// calc_top
module calc_top (
   input              clk,
   input              rst,
   input      [15:0]  data_x,
   input      [1:0]   KEY,
   input      [6:0]   SW,
   output     [7:0]   HEX0,
   output     [7:0]   HEX1,
   output     [7:0]   HEX2,
   output     [7:0]   HEX3,
   output     [7:0]   HEX4,
   output     [7:0]   HEX5,
   output     [1:0]   LEDR
   );
==> flow/config.mk <==
export PLATFORM = sky130hd
export DESIGN_NAME = calc_top
export DESIGN_NICKNAME = calc_top
export VERILOG_FILES = /design/flow/design.v
export SDC_FILE = /design/flow/constraint.sdc
export NUM_CORES = 4
export LEC_CHECK = 0
export CAP_MARGIN = 30
export CORE_ASPECT_RATIO = 1.15
export CORE_MARGIN = 2
export CORE_UTILIZATION = 72
export CTS_CLUSTER_DIAMETER = 183
export PLACE_DENSITY = 0.76
export SETUP_SLACK_MARGIN = 4.96
export SLEW_MARGIN = 20
==> flow/constraint.sdc <==
create_clock -name core_clock -period 17.0 [get_ports {clk}]
set_input_delay 3.4000 -clock core_clock [delete_from_list [all_inputs] [get_ports {clk}]]
set_output_delay 3.4000 -clock core_clock [all_outputs]
set_load 0.01 [all_outputs]
run.sh (not shown) runs the stock make flow with config.mk's settings and CLKGATE_MAP_FILE=.
The starting point aborted during clock tree synthesis (4_1_cts) on DPL-0033.
Rerun with:
--- a/flow/config.mk
+++ b/flow/config.mk
@@ -8,2 +8,2 @@
-export CAP_MARGIN = 30
-export CORE_ASPECT_RATIO = 1.15
+export ABC_AREA = 1
+export CAP_MARGIN = 20
@@ -12,3 +12,4 @@
-export CTS_CLUSTER_DIAMETER = 183
-export PLACE_DENSITY = 0.76
-export SETUP_SLACK_MARGIN = 4.96
+export CTS_CLUSTER_DIAMETER = 52
+export CTS_CLUSTER_SIZE = 74
+export PLACE_DENSITY = 0.35
+export SETUP_SLACK_MARGIN = -0.04
==> flow/constraint.sdc (replaced) <==
create_clock -name core_clock -period 20.9 [get_ports {clk}]
set_input_delay 4.1800 -clock core_clock [delete_from_list [all_inputs] [get_ports {clk}]]
set_output_delay 4.1800 -clock core_clock [all_outputs]
set_load 0.01 [all_outputs]
Outcome: Now the flow failed in global routing (5_1_grt); die area is lower by 4.3%; synthesized area is lower by about 4.4%; synthesized cell count is higher by about 10%.
Rerun with:
--- a/flow/config.mk
+++ b/flow/config.mk
@@ -9 +9 @@
-export CAP_MARGIN = 20
+export CAP_MARGIN = 15
@@ -12,4 +12 @@
-export CTS_CLUSTER_DIAMETER = 52
-export CTS_CLUSTER_SIZE = 74
-export PLACE_DENSITY = 0.35
-export SETUP_SLACK_MARGIN = -0.04
+export CTS_CLUSTER_DIAMETER = 92
==> flow/constraint.sdc (replaced) <==
create_clock -name core_clock -period 20.6 [get_ports {clk}]
set_input_delay 4.1200 -clock core_clock [delete_from_list [all_inputs] [get_ports {clk}]]
set_output_delay 4.1200 -clock core_clock [all_outputs]
set_load 0.01 [all_outputs]
The new run failed in global routing (5_1_grt).
Die size does not change.
Synthesized cell count is unchanged.
Synthesized area is unchanged.
Rerun with:
--- a/flow/config.mk
+++ b/flow/config.mk
@@ -9 +9 @@
-export CAP_MARGIN = 15
+export CAP_MARGIN = 20
@@ -12 +12,3 @@
-export CTS_CLUSTER_DIAMETER = 92
+export CTS_CLUSTER_SIZE = 15
+export PLACE_DENSITY_LB_ADDON = 0.27
+export SETUP_SLACK_MARGIN = -0.04
==> flow/constraint.sdc (replaced) <==
create_clock -name core_clock -period 21.6 [get_ports {clk}]
set_input_delay 4.3200 -clock core_clock [delete_from_list [all_inputs] [get_ports {clk}]]
set_output_delay 4.3200 -clock core_clock [all_outputs]
set_load 0.01 [all_outputs]
Effect:
- This time the run finished with negative setup slack left
- die area does not change
- synthesized area is unchanged
- synthesized cell count stays the same

Starting RTL as in the previous note.
clock: 34.5 ns
lec_check: 0
cap_margin: 30
cell_pad_in_sites_detail_placement: 1
cell_pad_in_sites_global_placement: 3
core_margin: 8
core_utilization: 53
gpl_routability_driven: 0
gpl_timing_driven: 1
min_routing_layer: met2
place_density: 0.76
slew_margin: 0
The first run finished clean.
Next try:
Settings changed: CELL_PAD_IN_SITES_DETAIL_PLACEMENT 1 to 2, CELL_PAD_IN_SITES_GLOBAL_PLACEMENT 3 to 1, CORE_ASPECT_RATIO from default to 1.48, CTS_CLUSTER_DIAMETER from default to 142, CTS_CLUSTER_SIZE from default to 53.
Clock period 34.5 ns to 17.7 ns, I/O delays scaled along.
Result: The changed run died in detailed placement (DPL-0033); synthesized cell count is unchanged; die size stays flat; area after synthesis stays the same.
Next try:
Settings changed: ABC_AREA from default to 1, CAP_MARGIN 30 to 20, CELL_PAD_IN_SITES_DETAIL_PLACEMENT 2 to default, CELL_PAD_IN_SITES_GLOBAL_PLACEMENT 1 to default, CORE_ASPECT_RATIO 1.48 to default, CORE_MARGIN 8 to 2, CORE_UTILIZATION 53 to 68, CTS_CLUSTER_DIAMETER 142 to default, CTS_CLUSTER_SIZE 53 to default, GPL_ROUTABILITY_DRIVEN 0 to default, GPL_TIMING_DRIVEN 1 to default, MIN_ROUTING_LAYER met2 to default, PLACE_DENSITY 0.76 to default, SETUP_SLACK_MARGIN from default to -0.04, SLEW_MARGIN 0 to 20.
Clock period 17.7 ns to 21.6 ns, I/O delays scaled along.
After rerunning:
- This time the run finished with setup timing left
- synthesized cell count went up by 11%
- synthesized area went down by 4.4%
- die area fell by 34%
Next try:
Settings changed: CORE_UTILIZATION 68 to 19, SETUP_SLACK_MARGIN -0.04 to default, SLEW_MARGIN 20 to 25.
Clock period 21.6 ns to 28.0 ns, I/O delays scaled along.
What happened: With this change the flow completed without violations. Power went down by a quarter to a third. Sequential share of layout area went up by 2.5 points. Synthesized area stays the same.
Power is estimated from default activity; no workload was simulated.
